== run A ==
// RSA_TOP
module RSA_TOP (
    clk, rst_n, in_valid,
    in_p, in_q, in_e, in_c,
    out_valid, out_m
);
Settings: LEC_CHECK=0, ABC_AREA=1, CAP_MARGIN=10, CELL_PAD_IN_SITES_DETAIL_PLACEMENT=1, CELL_PAD_IN_SITES_GLOBAL_PLACEMENT=2, CORE_MARGIN=9, CORE_UTILIZATION=40, CTS_CLUSTER_SIZE=31, GPL_ROUTABILITY_DRIVEN=0, HOLD_SLACK_MARGIN=0.2, MAX_ROUTING_LAYER=met4, MIN_ROUTING_LAYER=met2, PLACE_DENSITY_LB_ADDON=0.1, SETUP_SLACK_MARGIN=5.0, SLEW_MARGIN=40; clock period 53.3 ns.
run.sh (not shown) runs the stock make flow with config.mk's settings and CLKGATE_MAP_FILE=.
Run status, run A: aborted in global routing (5_1_grt), error GRT-0232
--- input diff run A..run B ---
==> flow/config.mk <==
export PLATFORM = sky130hd
export DESIGN_NAME = RSA_TOP
export DESIGN_NICKNAME = RSA_TOP
export VERILOG_FILES = /design/flow/design.v
export SDC_FILE = /design/flow/constraint.sdc
export NUM_CORES = 4
export LEC_CHECK = 0
export CAP_MARGIN = 35
export CORE_MARGIN = 5
export CORE_UTILIZATION = 40
export CTS_CLUSTER_DIAMETER = 285
export CTS_CLUSTER_SIZE = 99
export SLEW_MARGIN = 20
==> flow/constraint.sdc <==
create_clock -name core_clock -period 90.0 [get_ports {clk}]
set_input_delay 18.0000 -clock core_clock [delete_from_list [all_inputs] [get_ports {clk}]]
set_output_delay 18.0000 -clock core_clock [all_outputs]
set_load 0.01 [all_outputs]
## What came out
- Compared with run A, in run B adder-cell area share of the yosys netlist went down, standard cell core area went up, area after synthesis went up, share of synthesized area occupied by flip-flops and latches did not really move.
- Run B finished all stages; the layout is clean.
- Between run B and run A, it is run B whose area share of and/or/nand/nor cells after synthesis is lower, by 1.8 points.
- Compared with run A, run B shows number of instances in the synthesized netlist that has gone down by more than 10%.
- Portion of netlist area occupied by mux cells, run B and run A: larger value in run B
- The cell count listed in synth_stat.txt in run A is 1.13 times that in run B.
- Taking run A as the reference, in run B area of the synthesized netlist per yosys stat shows an increase of about 1%; total half-perimeter wirelength after legalization and detailed placement has decreased.
diff inputs: run B => run C
--- a/flow/config.mk
+++ b/flow/config.mk
@@ -10 +10 @@
-export CORE_UTILIZATION = 40
+export CORE_UTILIZATION = 25
@@ -12,0 +13 @@
+export GPL_ROUTABILITY_DRIVEN = 0
@@ -13,0 +15 @@
+export TNS_END_PERCENT = 5
Findings:
In summary, run C completed successfully, with a layout that passed the timing, DRC and antenna checks.
Relative to run B, the utilization of run C is lower by 15 points.
Via count delta (run C − run B): unfavourable
Capturing instance or port of the critical path: private_D[1]$_DFFE_PN0P_ -> run C, private_D[0]$_DFFE_PN0P_ -> run B
Across both runs, clock insertion delay at the later pin of the skew report was higher for run C than for run B.
Compared with run B, in run C wire length reported by the detailed router climbed 0.50%, synthesis-to-layout area growth climbed 2.6 points, clock-buffer cell count climbed 11.
What run D does differently from run C at the input level:
--- a/flow/config.mk
+++ b/flow/config.mk
@@ -8,6 +8,3 @@
-export CAP_MARGIN = 35
-export CORE_MARGIN = 5
-export CORE_UTILIZATION = 25
-export CTS_CLUSTER_DIAMETER = 285
-export CTS_CLUSTER_SIZE = 99
-export GPL_ROUTABILITY_DRIVEN = 0
+export CAP_MARGIN = 20
+export CORE_MARGIN = 2
+export CORE_UTILIZATION = 40
@@ -15 +11,0 @@
-export TNS_END_PERCENT = 5
==> flow/constraint.sdc <==
create_clock -name core_clock -period 143.0 [get_ports {clk}]
set_input_delay 28.6000 -clock core_clock [delete_from_list [all_inputs] [get_ports {clk}]]
set_output_delay 28.6000 -clock core_clock [all_outputs]
set_load 0.01 [all_outputs]
[summary]
- Highest metal layer with signal wires: met5 -> run D, met4 -> run C
- Looking at fraction of met3 tracks used by global routing, run D sits 0.50 points above run C.
- For flip-flop count, run D and run C come out practically identical.
- Relative to run C, number of antenna violations at the first check in global routing increased by 6 in run D.
- Run D against run C: synthesis-to-finish area growth saw a decrease, critical path depth down about 1.6%.
- Run D -> run C: number of ordinary inverters in the final layout flat
- Run C -> run D: area of all sequential standard cells flat
- On wire length on met3: between run C and run D, it ends up higher for run D.
diff inputs: run D => run E
--- a/flow/config.mk
+++ b/flow/config.mk
@@ -10 +10,2 @@
-export CORE_UTILIZATION = 40
+export CORE_UTILIZATION = 72
+export SETUP_SLACK_MARGIN = 2.16
==> flow/constraint.sdc <==
create_clock -name core_clock -period 14.4 [get_ports {clk}]
set_input_delay 2.8800 -clock core_clock [delete_from_list [all_inputs] [get_ports {clk}]]
set_output_delay 2.8800 -clock core_clock [all_outputs]
set_load 0.01 [all_outputs]
## What came out
Run E is listed as incomplete: the tool reported an error in detailed placement (3_5_place_dp) and the run ended there. Vertical die dimension (run E vs. run D) decreases by more than a quarter. Comparing run E against run D, there is no change at all in area fraction in and, or, nand and nor cells after synthesis. Core region area: run E better than run D. From run D to run E, number of standard cells after synthesis did not move at all. Changes observed in run E relative to run D: starting density of the core increased by 32 points relative to the old numbers; die boundary width fell by about 25%; row count decreased 48; global placement routability congestion picked up an extra 17%. Diff run D..run E | count of flip-flops with a built-in enable after synthesis | negligible. Of run E and run D, it is run E that has the lower full die area.

========
## v23
Starting RTL as in the previous note.
clock: 62.8 ns
lec_check: 0
abc_area: 1
cap_margin: 40
core_aspect_ratio: 0.5
core_margin: 2
core_utilization: 72
cts_cluster_diameter: 227
place_density: 0.65
slew_margin: 20
The flow completed for v23, but it is not clean: the layout still shows setup timing.
Input changes introduced in v29 (baseline for comparison: v23):
- HOLD_SLACK_MARGIN now -0.09, previously not set
- CAP_MARGIN now 5, was 40
- CORE_ASPECT_RATIO no longer set, was 0.5
==> results <==
Finished, but not clean: v29, with setup timing. The first-pass iteration count of the detailed router of v29 is higher than that of v23. Taking v23 as the reference, in v29 worst slack at placement shrank by 710 ps, maximum frequency shrank by 0.0016 GHz, setup slack shrank by 7900 ps, number of inserted diodes grew by 3, die area held steady. Summary of v29 over v23: post-detailed-routing wire length has increased; count of buffers added by post-CTS timing repair for setup increased by 71 relative to the old numbers.
[inputs] v10 vs v29
- changing CORE_UTILIZATION from 72 to 70
- changing CAP_MARGIN from 5 to 20
- removing HOLD_SLACK_MARGIN (formerly -0.09)
Findings:
Completing all stages was not enough for v10: its layout failed the final checks because of setup timing. Compared with v29, v10 shows die span in x that has gone up slightly. On slew of the pin with the lowest slew margin, the lower figure sits with v10, not v29. v10 vs. v29: critical path depth in cells -9; post-placement cell area ~0 delta. Against v29 as the reference, v10 delivers a lower met3 capacity usage during global routing. v29 leaves less setup margin than v10.

========
try-juniper:
Starting RTL as in the previous note.
Settings: LEC_CHECK=0, CAP_MARGIN=20, CORE_MARGIN=2, CORE_UTILIZATION=72, CTS_CLUSTER_SIZE=72, PLACE_DENSITY_LB_ADDON=0.0, SETUP_SLACK_MARGIN=2.16, SLEW_MARGIN=20, TNS_END_PERCENT=5; clock period 14.4 ns.
For try-juniper, the flow was terminated by a tool error in detailed placement (3_5_place_dp) and produced no final design.
Input-level comparison between try-yarrow and try-juniper:
-- flow/config.mk --
<<< try-juniper, line 9
export CORE_MARGIN = 2
export CORE_UTILIZATION = 72
export CTS_CLUSTER_SIZE = 72
export PLACE_DENSITY_LB_ADDON = 0.0
export SETUP_SLACK_MARGIN = 2.16
export SLEW_MARGIN = 20
export TNS_END_PERCENT = 5
>>> try-yarrow, line 9
export CORE_MARGIN = 2
export CORE_UTILIZATION = 40
export SLEW_MARGIN = 20
==> flow/constraint.sdc <==
create_clock -name core_clock -period 90.0 [get_ports {clk}]
set_input_delay 18.0000 -clock core_clock [delete_from_list [all_inputs] [get_ports {clk}]]
set_output_delay 18.0000 -clock core_clock [all_outputs]
set_load 0.01 [all_outputs]
==> results <==
try-yarrow -> try-juniper: number of buffers added on ports delta 0, exact match
The width of the die in try-yarrow was higher than what try-juniper gave.
Looking only at height of the die, and setting everything else aside, the higher value of try-yarrow and try-juniper goes to try-yarrow.
Per the comparison of try-yarrow with try-juniper, synthesized flop and latch total flat; die size up 79%; number of rows in the core area up about 34%.
As far as chip area in the Yosys report goes, try-juniper and try-yarrow are indistinguishable; the numbers are identical.
Having completed the whole flow, try-yarrow delivered a layout that passed the timing, DRC and antenna checks.
Measured against try-yarrow, the area of the core of try-juniper comes out at 0.56 times the reference value.
diff inputs: try-yarrow => try-harbor
-- flow/config.mk --
<<< try-yarrow, line 7
export LEC_CHECK = 0
export CAP_MARGIN = 20
export CORE_MARGIN = 2
export CORE_UTILIZATION = 40
export SLEW_MARGIN = 20
>>> try-harbor, line 7
export LEC_CHECK = 0
export CAP_MARGIN = 40
export CORE_ASPECT_RATIO = 0.5
export CORE_MARGIN = 10
export CORE_UTILIZATION = 25
export CTS_CLUSTER_DIAMETER = 285
export CTS_CLUSTER_SIZE = 99
export GPL_ROUTABILITY_DRIVEN = 0
export SLEW_MARGIN = 5
export TNS_END_PERCENT = 5
Notes after the runs:
try-harbor: done, clean on timing, DRC and antenna
Per the comparison of try-harbor with try-yarrow, met1 track demand over resource down 14 points, cell area up 0.0032 mm^2, met2 wirelength from detailed routing up 9.3%.
Sort try-yarrow and try-harbor by effective utilization at floorplan desc -> top: try-yarrow
try-harbor vs try-yarrow — final non-filler cell total rose 2,198.
try-harbor gives more non-clock buffer count than try-yarrow did.
### try-harbor -> try-xenon
==> flow/config.mk <==
export PLATFORM = sky130hd
export DESIGN_NAME = RSA_TOP
export DESIGN_NICKNAME = RSA_TOP
export VERILOG_FILES = /design/flow/design.v
export SDC_FILE = /design/flow/constraint.sdc
export NUM_CORES = 4
export LEC_CHECK = 0
export CAP_MARGIN = 20
export CORE_MARGIN = 2
export CORE_UTILIZATION = 40
export SLEW_MARGIN = 20
==> flow/constraint.sdc <==
create_clock -name core_clock -period 85.7 [get_ports {clk}]
set_input_delay 17.1400 -clock core_clock [delete_from_list [all_inputs] [get_ports {clk}]]
set_output_delay 17.1400 -clock core_clock [all_outputs]
set_load 0.01 [all_outputs]
[summary]
Number of resized instances in the post-cts repair step: try-xenon vs try-harbor identical
Sort try-harbor and try-xenon by layout overhead on the synthesized area, ascending, and try-xenon comes first.
Input-level comparison between try-fjord and try-xenon:
-- flow/config.mk --
<<< try-xenon, line 9
export CORE_MARGIN = 2
export CORE_UTILIZATION = 40
export SLEW_MARGIN = 20
>>> try-fjord, line 9
export CORE_MARGIN = 2
export CORE_UTILIZATION = 68
export SLEW_MARGIN = 20
==> flow/constraint.sdc <==
create_clock -name core_clock -period 25.5 [get_ports {clk}]
set_input_delay 5.1000 -clock core_clock [delete_from_list [all_inputs] [get_ports {clk}]]
set_output_delay 5.1000 -clock core_clock [all_outputs]
set_load 0.01 [all_outputs]
[summary]
- Run status, try-fjord: aborted in clock tree synthesis (4_1_cts), error DPL-0033
- Number of placed instances with taps included up about 18% in try-fjord wrt try-xenon
- try-fjord ends up with a site row count that is 44 lower than in try-xenon.
- Comparing try-xenon against try-fjord, there is no change at all in number of standard cells reported by yosys.
The following lists how try-raven was set up differently from try-fjord:
-- flow/config.mk --
<<< try-fjord, line 9
export CORE_MARGIN = 2
export CORE_UTILIZATION = 68
export SLEW_MARGIN = 20
>>> try-raven, line 9
export CORE_MARGIN = 2
export CORE_UTILIZATION = 55
export SLEW_MARGIN = 20
==> flow/constraint.sdc <==
create_clock -name core_clock -period 85.7 [get_ports {clk}]
set_input_delay 17.1400 -clock core_clock [delete_from_list [all_inputs] [get_ports {clk}]]
set_output_delay 17.1400 -clock core_clock [all_outputs]
set_load 0.01 [all_outputs]
==> results <==
- Measured against each other, try-raven and try-fjord differ in floorplan-stage core utilization, the higher figure coming from try-fjord.
- Against try-fjord, vertical die dimension in try-raven rose by more than 10%.
- try-raven reached the end of the flow, and the finished layout is clean on the timing, DRC and antenna checks.
- try-raven vs. try-fjord: die span in x higher, total placed cells including tap cells -4,112, cell row count rose by 16, post-synthesis share of cell area spent on full adders, half adders and majority gates closely matched the old numbers.

========
the baseline:
RSA_TOP again, from the RTL that the note above started with.
clock: 48.3 ns
lec_check: 0
abc_area: 1
cap_margin: 20
core_margin: 2
core_utilization: 72
cts_cluster_diameter: 208
cts_cluster_size: 98
place_density: 0.42
slew_margin: 20
tns_end_percent: 10
Flow for the baseline halted at 5_1_grt, error code GRT-0232.
> inputs changed (the baseline -> the candidate)
Settings: a deleted TNS_END_PERCENT that had been 10; a deleted CTS_CLUSTER_SIZE that had been 98; a deleted PLACE_DENSITY that had been 0.42; a change of CTS_CLUSTER_DIAMETER from 208 to 230; a change of CAP_MARGIN from 20 to 15; a change of the clock period (ns, I/O delays scaled along) from 48.3 to 61.1.
==> comparison <==
- Every stage of the candidate finished as expected; the final checks, on the other hand, flagged capacitance limit, slew limit, setup timing, which means the layout fails.
- Between the candidate and the baseline, the difference in basic-gate share of the synthesized area counting and, or, nand and nor cells is negligible.
- Comparing the baseline against the candidate, there is no change at all in post-synthesis share of cell area spent on full adders, half adders and majority gates.
- Compared with the baseline, the candidate shows a lower total instance count after detailed placement.
- As far as yosys synthesis chip area goes, the candidate and the baseline are indistinguishable; the numbers are identical.
- Of the candidate and the baseline, the run reporting the higher half-perimeter wire length after detailed placement was the baseline.
- Delta (the candidate minus the baseline): worst setup timing slack at the placement stage picked up an extra 12.73 ns, I/O pin count held, gate count of the mapped netlist barely changed, chip area saw little to no change, post-CTS setup buffer count shows a reduction of 97.
- Area after detailed placement: the candidate and the baseline compared, higher one is the baseline

========
Starting RTL as in the previous note.
Design RSA_TOP, start of the top module:
module RSA_TOP (
    clk, rst_n, in_valid,
    in_p, in_q, in_e, in_c,
    out_valid, out_m
);
input clk, rst_n, in_valid;
input [3:0] in_p, in_q;
input [7:0] in_e, in_c;
output reg out_valid;
output reg [7:0] out_m;
parameter WIDTH = 4 ;
parameter ST_IN = 0 ;
parameter ST_OUT = 1 ;  
reg current_state  ;
reg next_state  ;
reg  [WIDTH*2-1:0] c_text , c_wait_1 ;
reg  [WIDTH-1  :0] get_p, get_q ;
reg  [WIDTH*2-1:0] get_e ;
reg  [WIDTH*2-1:0] decrypted_text  ;
reg  [WIDTH*2-1:0] decrypted_text_wait_1  ;
wire [WIDTH*2-1:0] OUT_D, OUT_N ;
reg  [WIDTH*2-1:0] private_D , private_N ;
reg  [2:0] count_number ;
reg  [2:0] count_out ; 
integer i  ;
reg count_1 ;
always@(posedge clk, negedge rst_n)
begin
	if(!rst_n)
		begin
			count_1 <= 'd0 ;
		end
	else if (current_state == ST_IN)
		begin
			if (in_valid) begin
				if(count_1 !=1) 
					count_1 <= count_1 + 'd1 ;
			end
		end
	else
		count_1 <= 'd0 ;
end	
reg [2:0] count_8 ;
always@(posedge clk, negedge rst_n)
begin
	if(!rst_n)
		begin
			count_8 <= 'd0 ;
		end
	else if (current_state == ST_IN)
		begin
			if (in_valid) begin
				count_8 <= count_8 + 'd1 ;
			end
		end
	else if (current_state == ST_OUT)
		begin
			count_8 <= count_8 + 'd1 ;
		end
	else
		count_8 <= 'd0 ;
end
always@(posedge clk, negedge rst_n)
begin
	if(!rst_n)
		begin
			get_e <='d0;
			get_p <='d0;
			get_q <='d0;
		end
	else 
		begin
			if (count_1 == 0)
				begin
					get_e <= in_e ;
					get_p <= in_p ;
					get_q <= in_q ;
				end
		end	
end
always@(posedge clk, negedge rst_n)
begin
	if(!rst_n)
		begin
				c_text <= 'd0;
		end
	else if (current_state == ST_IN)
		begin
			if(in_valid ) 
				c_text <= in_c;
		end
end
always@ (posedge clk , negedge rst_n )begin
	if (!rst_n )begin
		c_wait_1 <= 'd0 ;
	end else begin
		c_wait_1 <= c_text ;
	end
end
  ...
==> flow/config.mk <==
export PLATFORM = sky130hd
export DESIGN_NAME = RSA_TOP
export DESIGN_NICKNAME = RSA_TOP
export VERILOG_FILES = /design/flow/design.v
export SDC_FILE = /design/flow/constraint.sdc
export NUM_CORES = 4
export LEC_CHECK = 0
export ABC_AREA = 1
export CAP_MARGIN = 20
export CORE_ASPECT_RATIO = 0.89
export CORE_MARGIN = 2
export CORE_UTILIZATION = 71
export CTS_CLUSTER_DIAMETER = 203
export GPL_TIMING_DRIVEN = 1
export MAX_ROUTING_LAYER = met4
export MIN_ROUTING_LAYER = met1
export SLEW_MARGIN = 5
export TNS_END_PERCENT = 75
==> flow/constraint.sdc <==
create_clock -name core_clock -period 61.4 [get_ports {clk}]
set_input_delay 12.2800 -clock core_clock [delete_from_list [all_inputs] [get_ports {clk}]]
set_output_delay 12.2800 -clock core_clock [all_outputs]
set_load 0.01 [all_outputs]
The baseline reached the layout checks and failed them: setup timing.
Edit:
Settings changed: CORE_ASPECT_RATIO 0.89 to not set, CTS_CLUSTER_DIAMETER 203 to 224, GPL_TIMING_DRIVEN 1 to not set, HOLD_SLACK_MARGIN set to -0.09, MAX_ROUTING_LAYER met4 to not set, MIN_ROUTING_LAYER met1 to not set, SLEW_MARGIN 5 to 20, TNS_END_PERCENT 75 to not set.
Clock period 61.4 ns to 70.4 ns, I/O delays scaled along.
Outcome:
- The new run completed without violations
- worst setup slack improves by 10 ns
- design area goes down by 8.1%
- maximum frequency goes up by 2.0%
- clock-buffer cell count goes up by 1
- utilization falls by 6.7 points
Edit:
Settings changed: CORE_UTILIZATION 71 to 65, CTS_CLUSTER_DIAMETER 224 to 340, CTS_CLUSTER_SIZE set to 95, HOLD_SLACK_MARGIN -0.09 to not set.
Clock period 70.4 ns to 36.9 ns, I/O delays scaled along.
=> This time the run died in 5_1_grt with GRT-0116. Synthesized cell count stays the same. Synthesized area is unchanged. Die area rose by roughly a tenth.
